## run 1
Design aluDesign, start of the top module:
module aluDesign#(parameter W = 8, N = 4) (clk,rst,CE,MODE,CIN,INP_VALID,CMD,OPA,OPB, ERR,OV,COUT,G,L,E, RES);
    input clk,rst,CE,MODE,CIN;
    input [1:0] INP_VALID;
    input [N-1:0] CMD;
    input [W-1:0] OPA,OPB;
    output reg ERR,OV,COUT,G,L,E;
        output reg [2*W-1:0] RES;
        reg [2*W-1:0] res_comb;
    parameter INV_INP = 2'b00, OPA_VALID = 2'b01, OPB_VALID = 2'b10, OPA_AND_OPB_VALID = 2'b11;
    parameter SHIFT_W = $clog2(W);
    reg [W-1:0] opa_r,opb_r;
    reg [N-1:0] cmd_r;
    reg [1:0] valid_r;
    reg mode_r,cin_r;
    reg cout_comb,ov_comb,g_comb,l_comb,e_comb,err_comb;
    always@(posedge clk,posedge rst) begin
        if(rst) begin
            opa_r <= 0;
            opb_r <= 0;
            cmd_r <= 0;
            valid_r <= 0;
            cin_r <= 0;
            mode_r <= 0;
        end
        else if(CE) begin
            opa_r <= OPA;
            opb_r <= OPB;
            cmd_r <= CMD;
            valid_r <= INP_VALID;
            cin_r <= CIN;
            mode_r <= MODE;
       end
    end
    always@(*) begin
        if(CE) begin
            res_comb = 0;
            err_comb = 0;
            cout_comb = 0;
            ov_comb = 0;
            g_comb = 0;
  ...
clock: 10.3 ns
lec_check: 0
cap_margin: 20
cell_pad_in_sites_detail_placement: 0
core_margin: 7
core_utilization: 58
cts_cluster_diameter: 267
cts_cluster_size: 95
gpl_routability_driven: 1
gpl_timing_driven: 1
max_routing_layer: met4
place_density: 0.82
setup_slack_margin: 0.58
slew_margin: 10
tns_end_percent: 20
run.sh (not shown) runs the stock make flow with config.mk's settings and CLKGATE_MAP_FILE=.
Here is what was changed in the inputs of run 2 compared with run 1.
# run 1
export LEC_CHECK = 0
export CAP_MARGIN = 20
export CELL_PAD_IN_SITES_DETAIL_PLACEMENT = 0
export CORE_MARGIN = 7
export CORE_UTILIZATION = 58
export CTS_CLUSTER_DIAMETER = 267
export CTS_CLUSTER_SIZE = 95
export GPL_ROUTABILITY_DRIVEN = 1
export GPL_TIMING_DRIVEN = 1
export MAX_ROUTING_LAYER = met4
export PLACE_DENSITY = 0.82
export SETUP_SLACK_MARGIN = 0.58
export SLEW_MARGIN = 10
export TNS_END_PERCENT = 20
create_clock -name core_clock -period 10.3 [get_ports {clk}]
# run 2
export LEC_CHECK = 0
export CAP_MARGIN = 20
export CELL_PAD_IN_SITES_DETAIL_PLACEMENT = 0
export CORE_MARGIN = 2
export CORE_UTILIZATION = 45
export CTS_CLUSTER_DIAMETER = 267
export CTS_CLUSTER_SIZE = 95
export GPL_ROUTABILITY_DRIVEN = 1
export GPL_TIMING_DRIVEN = 1
export MAX_ROUTING_LAYER = met4
export PLACE_DENSITY = 0.82
export SETUP_SLACK_MARGIN = 0.58
export SLEW_MARGIN = 10
export TNS_END_PERCENT = 20
create_clock -name core_clock -period 10.3 [get_ports {clk}]
Results
Run 2 vs. run 1: core utilization at floorplan lower; fmax higher; met3 routing resource usage after global routing lower; flop-to-flop setup slack higher; worst setup slack higher. Run 2: number of well taps higher than run 1. Looking at final area, run 2 sits 0.88% higher than run 1 does. Run 2 vs. run 1: non-clock buffer count -1; routing usage on met2 decreased by 1.6 points relative to the old numbers.
The inputs of run 3 differ from those of run 2 as listed below.
# run 2
export LEC_CHECK = 0
export CAP_MARGIN = 20
export CELL_PAD_IN_SITES_DETAIL_PLACEMENT = 0
export CORE_MARGIN = 2
export CORE_UTILIZATION = 45
export CTS_CLUSTER_DIAMETER = 267
export CTS_CLUSTER_SIZE = 95
export GPL_ROUTABILITY_DRIVEN = 1
export GPL_TIMING_DRIVEN = 1
export MAX_ROUTING_LAYER = met4
export PLACE_DENSITY = 0.82
export SETUP_SLACK_MARGIN = 0.58
export SLEW_MARGIN = 10
export TNS_END_PERCENT = 20
create_clock -name core_clock -period 10.3 [get_ports {clk}]
# run 3
export LEC_CHECK = 0
export CAP_MARGIN = 20
export CORE_MARGIN = 2
export CORE_UTILIZATION = 40
export SLEW_MARGIN = 20
create_clock -name core_clock -period 5.75 [get_ports {clk}]
## What came out
Run 3 vs. run 2: first-pass GRT wire length went up about 5.5%; part of the total power dissipated in combinational logic now sits higher; post-layout instance area higher; worst setup slack shrank by 3.27 ns. The core area reported for run 3 is greater than that of run 2 by 2800 sq um. First-iteration DRC count (run 2 / run 3): 1.05.
> inputs changed (run 3 -> run 4)
# run 3
export LEC_CHECK = 0
export CAP_MARGIN = 20
export CORE_MARGIN = 2
export CORE_UTILIZATION = 40
export SLEW_MARGIN = 20
create_clock -name core_clock -period 5.75 [get_ports {clk}]
# run 4
export LEC_CHECK = 0
export CAP_MARGIN = 20
export CORE_MARGIN = 2
export CORE_UTILIZATION = 64
export SLEW_MARGIN = 20
create_clock -name core_clock -period 8.11 [get_ports {clk}]
## What came out
Number of enable flip-flop cells essentially unchanged between run 4 and run 3.
Run 4 vs. run 3: peak supply drop up about 70%, met3 track demand over resource in global routing up 5.4 points, fmax down 13%, setup slack up 1.52 ns, clock share of power down 0.2 points.
Run 3 consumes more power than run 4.
The row count in run 4 was lower than what run 3 gave.
Compared with run 3, run 4 shows a lower wire length of the first global-routing pass.
Input-level comparison between run 5 and run 4:
# run 4
export LEC_CHECK = 0
export CAP_MARGIN = 20
export CORE_MARGIN = 2
export CORE_UTILIZATION = 64
export SLEW_MARGIN = 20
create_clock -name core_clock -period 8.11 [get_ports {clk}]
# run 5
export LEC_CHECK = 0
export ABC_AREA = 1
export CAP_MARGIN = 20
export CORE_MARGIN = 2
export CORE_UTILIZATION = 66
export CTS_CLUSTER_DIAMETER = 333
export CTS_CLUSTER_SIZE = 98
export PLACE_DENSITY = 0.4
export SLEW_MARGIN = 20
export TNS_END_PERCENT = 5
create_clock -name core_clock -period 3.9 [get_ports {clk}]
==> comparison <==
[flow] run 5 | stages: complete | final checks: fail | reason: setup timing. Between run 5 and run 4, the growth of design area from synthesis to finish is higher for run 5. Cmp run 5 and run 4 / critical path depth / lower: run 4. Going from run 4 to run 5, total die area shrank by a few percent. Compared with run 4, in run 5 total routing resource utilization after global routing saw an increase; number of cell rows saw a decrease; tightest hold margin saw a decrease.
#### Input delta (run 6 over run 5)
# run 5
export LEC_CHECK = 0
export ABC_AREA = 1
export CAP_MARGIN = 20
export CORE_MARGIN = 2
export CORE_UTILIZATION = 66
export CTS_CLUSTER_DIAMETER = 333
export CTS_CLUSTER_SIZE = 98
export PLACE_DENSITY = 0.4
export SLEW_MARGIN = 20
export TNS_END_PERCENT = 5
create_clock -name core_clock -period 3.9 [get_ports {clk}]
# run 6
export LEC_CHECK = 0
export CAP_MARGIN = 20
export CORE_MARGIN = 2
export CORE_UTILIZATION = 42
export SLEW_MARGIN = 20
create_clock -name core_clock -period 5.75 [get_ports {clk}]
Notes after the runs:
Delta (run 6 minus run 5): top fanout value on the critical path shows an increase of 5; sequential share of layout area picked up an extra 0.89 points; worst setup slack increased by 2.43 ns relative to the old numbers. sky130_fd_sc_hd__nor2_1 as the cell type of the slowest stage on the worst timing path was reported by run 5, and sky130_fd_sc_hd__fa_1 by run 6. Run 6: all stages complete, timing, DRC and antenna checks passed. Net count of the finished layout: higher on run 5. Sort run 6 and run 5 by number of global-route vias before repair asc -> top: run 6. Higher average cell area after synthesis among run 6 and run 5: run 6. Area: run 6 vs run 5 -> run 6 smaller. Diff run 5 -> run 6: non-clock buffer count decreased by 115 relative to the old numbers, part of the power in registers increased by 3.6 points relative to the old numbers, yosys cell count decreased by 277 relative to the old numbers.
Power figures rest on the tool's default switching activity, not on a simulated workload.
